// LSTM
module LSTM(clk, Of, En, Ci, Cip, In, Ui, Uf, Uk, Uo, Wi, Wk, Wf, Wo, Vo, Bi, Bo, Bf, Bk, PrevH, Cout, Hout);
Size: ~2,400 cells after synthesis, about 32 flip-flops.
Settings: LEC_CHECK=0, ABC_AREA=1, CAP_MARGIN=20, CORE_MARGIN=2, CORE_UTILIZATION=72, CTS_CLUSTER_DIAMETER=235, CTS_CLUSTER_SIZE=33, HOLD_SLACK_MARGIN=-0.09, MAX_ROUTING_LAYER=met4, PLACE_DENSITY=0.37, SETUP_SLACK_MARGIN=5.0, SLEW_MARGIN=20, TNS_END_PERCENT=5; clock period 25.5 ns.
run.sh (not shown) runs the stock make flow with config.mk's settings and CLKGATE_MAP_FILE=.
The first run finished but fails on negative setup slack.
Edit:
ABC_AREA = unset   (was 1)
CORE_UTILIZATION = 58   (was 72)
CTS_CLUSTER_DIAMETER = unset   (was 235)
CTS_CLUSTER_SIZE = unset   (was 33)
HOLD_SLACK_MARGIN = unset   (was -0.09)
MAX_ROUTING_LAYER = unset   (was met4)
PLACE_DENSITY = unset   (was 0.37)
SETUP_SLACK_MARGIN = unset   (was 5.0)
clock period = 36.7 ns   (was 25.5 ns; I/O delays follow)
Outcome: The new run finished but fails on negative setup slack. Flip-flop count stays the same. Wire length came out lower by 18%. Cell area came out lower by 7.1%. Via count came out lower by 22%. Core utilization came out lower by 16 points. Hold slack degrades by 0.011 ns.
Edit:
CORE_UTILIZATION = 40   (was 58)
SETUP_SLACK_MARGIN = 2.05   (was unset)
TNS_END_PERCENT = unset   (was 5)
clock period = 44.2 ns   (was 36.7 ns; I/O delays follow)
What happened: With this change the flow finished clean. Core utilization falls by 22 points. Cell area falls by 2.1%. Wire length rises by 4.4%. Via count falls by 2.7%. Register-to-register slack improved by 7.4 ns. Synthesized area stays the same. Cell count rises by 4.5%. Non-clock buffer count falls by 73. Critical path depth does not change. Setup slack improved by 4.4 ns.
Edit:
CORE_UTILIZATION = 65   (was 40)
SETUP_SLACK_MARGIN = unset   (was 2.05)
clock period = 36.7 ns   (was 44.2 ns; I/O delays follow)
The changed run finished with negative setup slack left.
Worst hold slack improves by 0.013 ns.
Via count came out higher by a few percent.
Final area climbs slightly.
Register-to-register slack degrades by 7.4 ns.
Setup slack loses 4.3 ns.

---

LSTM again, from the RTL that the note above started with.
## LSTM
module LSTM(clk, Of, En, Ci, Cip, In, Ui, Uf, Uk, Uo, Wi, Wk, Wf, Wo, Vo, Bi, Bo, Bf, Bk, PrevH, Cout, Hout);
Settings: LEC_CHECK=0, CAP_MARGIN=30, CELL_PAD_IN_SITES_DETAIL_PLACEMENT=2, CELL_PAD_IN_SITES_GLOBAL_PLACEMENT=1, CORE_ASPECT_RATIO=0.78, CORE_MARGIN=5, CORE_UTILIZATION=21, CTS_CLUSTER_DIAMETER=325, CTS_CLUSTER_SIZE=68, GPL_ROUTABILITY_DRIVEN=0, GPL_TIMING_DRIVEN=1, HOLD_SLACK_MARGIN=0.01, PLACE_DENSITY_LB_ADDON=0.28, SETUP_SLACK_MARGIN=5.0, SLEW_MARGIN=20, TNS_END_PERCENT=10; clock period 24.4 ns.
The first run produced a layout that fails on setup timing.
Rerun with:
CAP_MARGIN = 20   (was 30)
CELL_PAD_IN_SITES_DETAIL_PLACEMENT = not set   (was 2)
CELL_PAD_IN_SITES_GLOBAL_PLACEMENT = not set   (was 1)
CORE_ASPECT_RATIO = not set   (was 0.78)
CORE_MARGIN = 2   (was 5)
CORE_UTILIZATION = 60   (was 21)
CTS_CLUSTER_DIAMETER = not set   (was 325)
CTS_CLUSTER_SIZE = not set   (was 68)
GPL_ROUTABILITY_DRIVEN = not set   (was 0)
GPL_TIMING_DRIVEN = not set   (was 1)
HOLD_SLACK_MARGIN = not set   (was 0.01)
PLACE_DENSITY_LB_ADDON = not set   (was 0.28)
SETUP_SLACK_MARGIN = not set   (was 5.0)
TNS_END_PERCENT = not set   (was 10)
clock period = 20.1 ns   (was 24.4 ns; I/O delays follow)
What happened:
- The changed run produced a layout that fails on setup timing
- utilization is higher by 46 points
- cell count fell by about a fifth
- via count goes down by a few percent
- count of clock-buffer cells in the layout does not change
- setup slack is worse by 1.7 ns
- cell area fell by a few percent
- sequential cell count stays the same
- synthesized cell count stays the same
Rerun with:
CORE_UTILIZATION = 59   (was 60)
CTS_CLUSTER_SIZE = 100   (was not set)
TNS_END_PERCENT = 5   (was not set)
clock period = 45.0 ns   (was 20.1 ns; I/O delays follow)
Result: With this change the flow finished clean; final area shrinks by about 4%; hold slack is better by 0.017 ns; setup slack is better by 14 ns; non-clock buffer count shrinks by 81; register-to-register slack is better by 24 ns; area after synthesis is unchanged; routed wire length shrinks by 2.1%.
Rerun with:
CELL_PAD_IN_SITES_GLOBAL_PLACEMENT = 2   (was not set)
CORE_UTILIZATION = 40   (was 59)
CTS_CLUSTER_SIZE = not set   (was 100)
GPL_TIMING_DRIVEN = 0   (was not set)
PLACE_DENSITY = 0.64   (was not set)
TNS_END_PERCENT = not set   (was 5)
Routed wire length rose by about a fifth.
Maximum frequency is about the same.
Via count fell slightly.
Worst setup slack degrades by 0.070 ns.
Rerun with:
CELL_PAD_IN_SITES_GLOBAL_PLACEMENT = not set   (was 2)
CTS_CLUSTER_DIAMETER = 204   (was not set)
CTS_CLUSTER_SIZE = 100   (was not set)
GPL_ROUTABILITY_DRIVEN = 0   (was not set)
GPL_TIMING_DRIVEN = not set   (was 0)
PLACE_DENSITY = not set   (was 0.64)
TNS_END_PERCENT = 5   (was not set)
After rerunning:
- The new run passed the timing, DRC and antenna checks
- flip-flop count does not change
- core utilization went down by 0.26 points
- synthesized area stays the same
Rerun with:
CORE_UTILIZATION = 68   (was 40)
CTS_CLUSTER_DIAMETER = not set   (was 204)
CTS_CLUSTER_SIZE = not set   (was 100)
TNS_END_PERCENT = 80   (was 5)
The new run finished with timing, DRC and antenna clean.
Area after synthesis does not change.
Hold slack degrades by 0.049 ns.
Routed wire length is lower by 3.4%.
Worst setup slack gets worse by 0.24 ns.
Global-route usage goes up by 13 points.
Count of clock-buffer cells in the layout goes down by 2.
Critical path depth stays the same.
